== exp/sierra ==
==> flow/design.v (excerpt) <==
module finalproject(clk, rst, rows, LEDs, columns, signalout, ss1, ss2, ss3, ss4, ss5, ss6);
make LEC_CHECK=0 ABC_AREA=1 CAP_MARGIN=20 CELL_PAD_IN_SITES_DETAIL_PLACEMENT=2 CORE_MARGIN=2 CORE_UTILIZATION=54 CTS_CLUSTER_SIZE=99 GPL_ROUTABILITY_DRIVEN=0 HOLD_SLACK_MARGIN=0.01 MAX_ROUTING_LAYER=met5 MIN_ROUTING_LAYER=met2 PLACE_DENSITY=0.6 SLEW_MARGIN=15 TNS_END_PERCENT=80 finish   # period 5.36 ns
run.sh (not shown) runs the stock make flow with config.mk's settings and CLKGATE_MAP_FILE=.
exp/sierra: aborted in detailed placement (tool error)
Input changes introduced in exp/harbor (baseline for comparison: exp/sierra):
Settings: removing MAX_ROUTING_LAYER (formerly met5); changing CORE_UTILIZATION from 54 to 51; removing GPL_ROUTABILITY_DRIVEN (formerly 0); removing HOLD_SLACK_MARGIN (formerly 0.01); removing CTS_CLUSTER_SIZE (formerly 99); changing SLEW_MARGIN from 15 to 20; removing MIN_ROUTING_LAYER (formerly met2); removing TNS_END_PERCENT (formerly 80); removing ABC_AREA (formerly 1); removing CELL_PAD_IN_SITES_DETAIL_PLACEMENT (formerly 2); removing PLACE_DENSITY (formerly 0.6); changing the clock period (ns, I/O delays scaled along) from 5.36 to 4.49.
- exp/harbor vs exp/sierra on area share of xor/xnor cells in the synthesized design: exp/harbor is the higher one.
- Re and-or/or-and share of the synthesized area: exp/sierra was lower than exp/harbor.
- As of exp/harbor, die area had fallen by a few percent compared to exp/sierra.
- exp/harbor ended with every stage complete and zero timing, DRC or antenna violations.
- Die extent in y, exp/sierra and exp/harbor, higher one = exp/sierra.
- Per the comparison of exp/harbor with exp/sierra, portion of netlist area occupied by mux cells grew by 6.6 points; area of the synthesized netlist per yosys stat shrank by about 9%.
Input changes introduced in exp/pepper (baseline for comparison: exp/harbor):
Settings: CTS_CLUSTER_SIZE now 39, previously not set; CORE_UTILIZATION now 70, was 51; ABC_AREA now 1, previously not set; the clock period (ns, I/O delays scaled along) now 2.65, was 4.49.
==> comparison <==
exp/pepper: flow complete, layout not clean; failing: setup timing. Against exp/harbor, total routed wire length on the met1 layer in exp/pepper rose by a few percent. Delta (exp/pepper minus exp/harbor): clock period minus final worst setup slack moved down, post-route fraction of the period consumed by the critical path grew by 28 points, maximum single-stage delay on the critical path decreased 0.09 ns. exp/pepper vs. exp/harbor: final-report setup violation count up 21; die size lost about 20%; post-synth area from yosys stat grew by about 10%; sequential fraction of design power saw a decrease.
#### Input delta (exp/onyx over exp/pepper)
Settings: CTS_CLUSTER_SIZE changed from 39 to 36; SETUP_SLACK_MARGIN newly set to 0.47; ABC_AREA removed (was 1); the clock period (ns, I/O delays scaled along) changed from 2.65 to 3.32.
## What came out
Status: exp/onyx FAILED at global routing (tool error)
As far as number of buffers inserted by port buffering goes, exp/pepper and exp/onyx are indistinguishable; the numbers are identical.
Relative to exp/pepper, the total half-perimeter wirelength after legalization and detailed placement of exp/onyx is lower by about 9%.
Compared with exp/pepper, in exp/onyx total cell area reported by yosys after synthesis shrank by about 9%; pre-CTS setup slack grew by 0.22 ns.
Summary: area after synthesis, exp/onyx better than exp/pepper
Delta (exp/onyx minus exp/pepper): simple-gate share of the synthesized area fell 16 points, synthesized cell count fell 728, xor/xnor cell area share of the yosys netlist rose 2.4 points, maximum count of clock buffers along a single path about even, placer's final routability congestion estimate fell 6.3%.
Relative to exp/pepper, post-CTS setup buffer count has increased by 48 in exp/onyx.
### exp/onyx -> exp/quartz
Settings: a change of CORE_UTILIZATION from 70 to 72; a change of CTS_CLUSTER_SIZE from 36 to 19; a change of SETUP_SLACK_MARGIN from 0.47 to -0.3; an added CTS_CLUSTER_DIAMETER of 362; an added PLACE_DENSITY_LB_ADDON of 0.06; a change of the clock period (ns, I/O delays scaled along) from 3.32 to 3.03.
### Flow results
- Of exp/quartz and exp/onyx, only exp/onyx never reached the final stage.
- global routing: exp/onyx exited with error
- Delta (exp/quartz minus exp/onyx): synthesized cell area flat, core utilization before placement up 2.4 points, number of levels the H-tree was split into down 1.
- As far as share of synthesized cell area in and, or, nand and nor gates is concerned, exp/quartz and exp/onyx perform about the same.

The RTL this note starts from:
==> flow/design.v <==
module finalproject(clk, rst, rows, LEDs, columns, signalout, ss1, ss2, ss3, ss4, ss5, ss6);
input [3:0] rows;  
input clk;  
input rst;  
output [9:0] LEDs;  
output [3:0] columns;  
output signalout;  
output [6:0] ss1, ss2, ss3, ss4, ss5, ss6;  
wire [31:0] countlow, counthigh;  
keypadwithtones kwt(.rows(rows), .clk(clk), .rst(rst), .LEDs(LEDs), .columns(columns), .countlow(countlow), .counthigh(counthigh));
rotatingdisplay rd(.clk(clk), .rst(rst), .ss1(ss1), .ss2(ss2), .ss3(ss3), .ss4(ss4), .ss5(ss5), .ss6(ss6));
toneprocessor tp(.clk(clk), .rst(rst), .countlow(countlow), .counthigh(counthigh), .signalout(signalout));
endmodule
module keypadwithtones(rows, clk, rst, LEDs, columns, countlow, counthigh);
input [3:0] rows; 
input clk;
input rst;
output [9:0] LEDs;
reg [9:0] LEDs;
output [3:0] columns;
reg [3:0] columns;
reg[2:0] progress, colprogress;   
reg [3:0] val1, val2;  
reg [15:0] button1, button2;  
reg [31:0] counter;  
output [31:0] countlow, counthigh;
reg [31:0] countlow, counthigh;
always @(posedge clk) begin  
if (rst) begin
LEDs = 10'b00_0000_0000;   
progress = 3'b000;  
colprogress = 3'b000;  
counter = 0;  
columns = 4'b1110;  
val1 = 4'b0000;
val2 = 4'b0000;
button1 = 16'h0000;
button2 = 16'h0000;
countlow = 1136;  
counthigh = 2272;
end else begin
case(progress) 
3'b000: begin  
case(columns)  
4'b1110: begin 
val1 = ~rows;  
button1 = val1;
columns = 4'b1101;  
end
4'b1101: begin
val1 = ~rows;  
button1 = button1 << 4;  
button1 = button1 + val1;  
columns = 4'b1011;  
end
4'b1011: begin 
val1 = ~rows;  
button1 = button1 << 4;  
button1 = button1 + val1;  
columns = 4'b0111;  
end
4'b0111: begin
val1 = ~rows;  
button1 = button1 << 4;  
button1 = button1 + val1;  
columns = 4'b1110;  
progress = 3'b001;  
end
endcase
end
3'b001: begin   
counter = counter + 1'b1;
if (counter >= 500) begin   
case(columns)  
4'b1110: begin
val2 = ~rows;
button2 = val2;
columns = 4'b1101;
end
4'b1101: begin
val2 = ~rows;
button2 = button2 << 4;
button2 = button2 + val2;
columns = 4'b1011;
end
4'b1011: begin
val2 = ~rows;
button2 = button2 << 4;
button2 = button2 + val2;
columns = 4'b0111;
end
4'b0111: begin
val2 = ~rows;
button2 = button2 << 4;
button2 = button2 + val2;
columns = 4'b1110;
counter = 0;
progress = 3'b010;
end
endcase
end
end
3'b010: begin   
if ((button1 == button2) && (button1 != 16'h0000)) begin  
case(button1)  
	16'h80: begin  
	countlow = 1136;
   counthigh = 2272;
	end
	16'h1: begin  
	LEDs = LEDs + 1'b1;
	countlow = 47755;
	counthigh = 95510;
	end
	16'h10: begin  
	LEDs = LEDs + 2'b10;
		countlow = 42565;
		counthigh = 85131;
	end
	16'h100: begin  
	LEDs = LEDs + 2'b11;
		countlow = 37921;
		counthigh = 75842;
	end
	16'h2: begin  
	LEDs = LEDs + 3'b100;
	countlow = 35803;
   counthigh = 71606;
	end
	16'h20: begin  
	LEDs = LEDs + 3'b101;
		countlow = 31888;
		counthigh = 63776;
	end
	16'h200: begin  
	LEDs = LEDs + 3'b110;
		countlow = 28409;
		counthigh = 56818;
	end
	16'h4: begin  
	LEDs = LEDs + 3'b111;
		countlow = 25390;
		counthigh = 50619;
	end
	16'h40: begin  
	LEDs = LEDs + 4'b1000;
		countlow = 23889;
		counthigh = 47778;
	end
	16'h400: begin  
	LEDs = LEDs + 4'b1001;
		countlow = 21282;
		counthigh = 42564;
	end
	16'h1000: begin  
	LEDs = LEDs + 4'b1010;
		countlow = 18960;
		counthigh = 37921;
	end
	16'h2000: begin  
	LEDs = LEDs + 4'b1011;
		countlow = 17896;
		counthigh = 35793;
	end
	16'h4000: begin  
	LEDs = LEDs + 4'b1100;
		countlow = 15943;
		counthigh = 31887;
	end
	16'h8000: begin  
	LEDs = LEDs + 4'b1101;
		countlow = 14204;
		counthigh = 28409;
	end
	16'h8: begin  
	LEDs = LEDs + 4'b1110;
		countlow = 12651;
		counthigh = 25303;
	end
	16'h800: begin  
	LEDs = LEDs + 4'b1111;
		countlow = 11944;
		counthigh = 23889;
	end
	endcase
progress = 3'b011;  
end else progress = 3'b000;  
end
3'b011: begin
counter = counter + 1'b1;
if (counter >= 5000) begin  
case(columns)  
4'b1110: begin
val2 = ~rows;
button2 = val2;
columns = 4'b1101;
end
4'b1101: begin
val2 = ~rows;
button2 = button2 << 4;
button2 = button2 + val2;
columns = 4'b1011;
end
4'b1011: begin
val2 = ~rows;
button2 = button2 << 4;
button2 = button2 + val2;
columns = 4'b0111;
end
4'b0111: begin
val2 = ~rows;
button2 = button2 << 4;
button2 = button2 + val2;
columns = 4'b1110;
counter = 0;
progress = 3'b100;
end
endcase
end
end
3'b100: begin
if (button2 == 16'h0000) begin  
progress = 3'b000;  
countlow = 1136;  
counthigh = 2272;
end else progress = 3'b011;  
end
endcase 
end
end
endmodule 
module toneprocessor(clk, rst, countlow, counthigh, signalout);
output signalout;
reg signalout;
input clk;
input rst;
input [31:0] countlow, counthigh;
reg [31:0] onesecond, mycounter;
reg [3:0] progress;
always@(posedge clk) begin
if (rst) begin
signalout=0;  
onesecond = 100000000;  
mycounter = 0;  
progress = 4'b0000;  
end else begin
case(progress)
default: begin              
			end
4'b0000: begin
	mycounter = mycounter + 1'b1;  
	if (mycounter < countlow) begin  
	signalout = 0;  
	end
	else begin
	progress = 4'b0001;  
	end
end
4'b0001: begin
	mycounter = mycounter + 1'b1;  
	if ((mycounter >= countlow) && (mycounter < counthigh)) begin 
	signalout = 1;  
	end
	else begin
	progress = 4'b0010;  
	end
end
4'b0010: begin
	mycounter = mycounter + 1'b1;  
	if (mycounter >= counthigh) begin  
	signalout = 0;  
	mycounter = 0;  
	end
	else begin
	progress = 4'b0000;  
	end
end
endcase
end
end
endmodule 
module rotatingdisplay(clk, rst, ss1, ss2, ss3, ss4, ss5, ss6);
input clk;  
input rst;
output reg [6:0] ss1, ss2, ss3, ss4, ss5, ss6;  
reg [31:0] counter;  
reg [6:0] g,e,r1,r2,i,f1,o,x,f2,a,l1,l2,two1,zero1,two2,zero2,start;  
always @(posedge clk) begin  
if (rst) begin
counter = 0;
start = 7'b0000000;
ss1 = 7'hFF;
ss2 = 7'hFF;
ss3 = 7'hFF;
ss4 = 7'hFF;
ss5 = 7'hFF;
ss6 = 7'hFF;
g = 7'b0010000;
e = 7'b0000110;
r1 = 7'b1001110;
r2 = 7'b1001110;
i = 7'b1111001;
f1 = 7'b0001110;
o = 7'b1000000;
x = 7'b0001001;
f2 = 7'b0001110;
a = 7'b0001000;
l1 = 7'b1000111;
l2 = 7'b1000111;
two1 = 7'b0100100;
zero1 = 7'b1000000;
two2 = 7'b0100100;
zero2 = 7'b1000000;
end else begin
counter = counter + 1'b1;
if (counter >= 50000) begin  
counter = 0;  
ss6 = ss5;
ss5 = ss4;
ss4 = ss3;
ss3 = ss2;
ss2 = ss1;
ss1 = g;  
start = g;
g = e;
e = r1;
r1 = r2;
r2 = i;
i = f1;
f1 = o;
o = x;
x = f2;
f2 = a;
a = l1;
l1 = l2;
l2 = two1;
two1 = zero1;
zero1 = two2;
two2 = zero2;
zero2 = start;
end
end
end
endmodule
make LEC_CHECK=0 CAP_MARGIN=20 CELL_PAD_IN_SITES_DETAIL_PLACEMENT=2 CELL_PAD_IN_SITES_GLOBAL_PLACEMENT=1 CORE_MARGIN=5 CORE_UTILIZATION=18 CTS_CLUSTER_SIZE=36 GPL_ROUTABILITY_DRIVEN=0 GPL_TIMING_DRIVEN=0 HOLD_SLACK_MARGIN=0.25 MAX_ROUTING_LAYER=met4 MIN_ROUTING_LAYER=met2 PLACE_DENSITY_LB_ADDON=0.03 SLEW_MARGIN=20 finish   # period 10.0 ns
The starting point finished clean.
Then changed:
CELL_PAD_IN_SITES_DETAIL_PLACEMENT = not set   (was 2)
CELL_PAD_IN_SITES_GLOBAL_PLACEMENT = not set   (was 1)
CORE_MARGIN = 2   (was 5)
CORE_UTILIZATION = 72   (was 18)
CTS_CLUSTER_SIZE = 47   (was 36)
GPL_ROUTABILITY_DRIVEN = not set   (was 0)
GPL_TIMING_DRIVEN = not set   (was 0)
HOLD_SLACK_MARGIN = not set   (was 0.25)
MAX_ROUTING_LAYER = not set   (was met4)
MIN_ROUTING_LAYER = not set   (was met2)
PLACE_DENSITY = 0.67   (was not set)
PLACE_DENSITY_LB_ADDON = not set   (was 0.03)
clock period = 3.23 ns   (was 10.0 ns; I/O delays follow)
Result: The new run ran to the end with violations: negative setup slack; clock-buffer cell count is lower by 19; via count falls by 21%; final cell count is lower by 27%; final area decreases by 0.62%; combinational power climbs to 3.3 times its value; routed wire length went down by 29%; setup slack got worse by 5.2 ns; flip-flop count stays the same; critical path depth falls by 2; core utilization rises by 68 points; clock power is higher by 120%.
Then changed:
CORE_UTILIZATION = 70   (was 72)
CTS_CLUSTER_SIZE = 36   (was 47)
PLACE_DENSITY = not set   (was 0.67)
clock period = 2.83 ns   (was 3.23 ns; I/O delays follow)
Effect: The changed run ended with an error in global routing with GRT-0232. Synthesized area stays the same. Die size went up by 2.8%. Synthesized cell count stays the same.
No activity file was given, so power comes from the tool's default toggle rates.
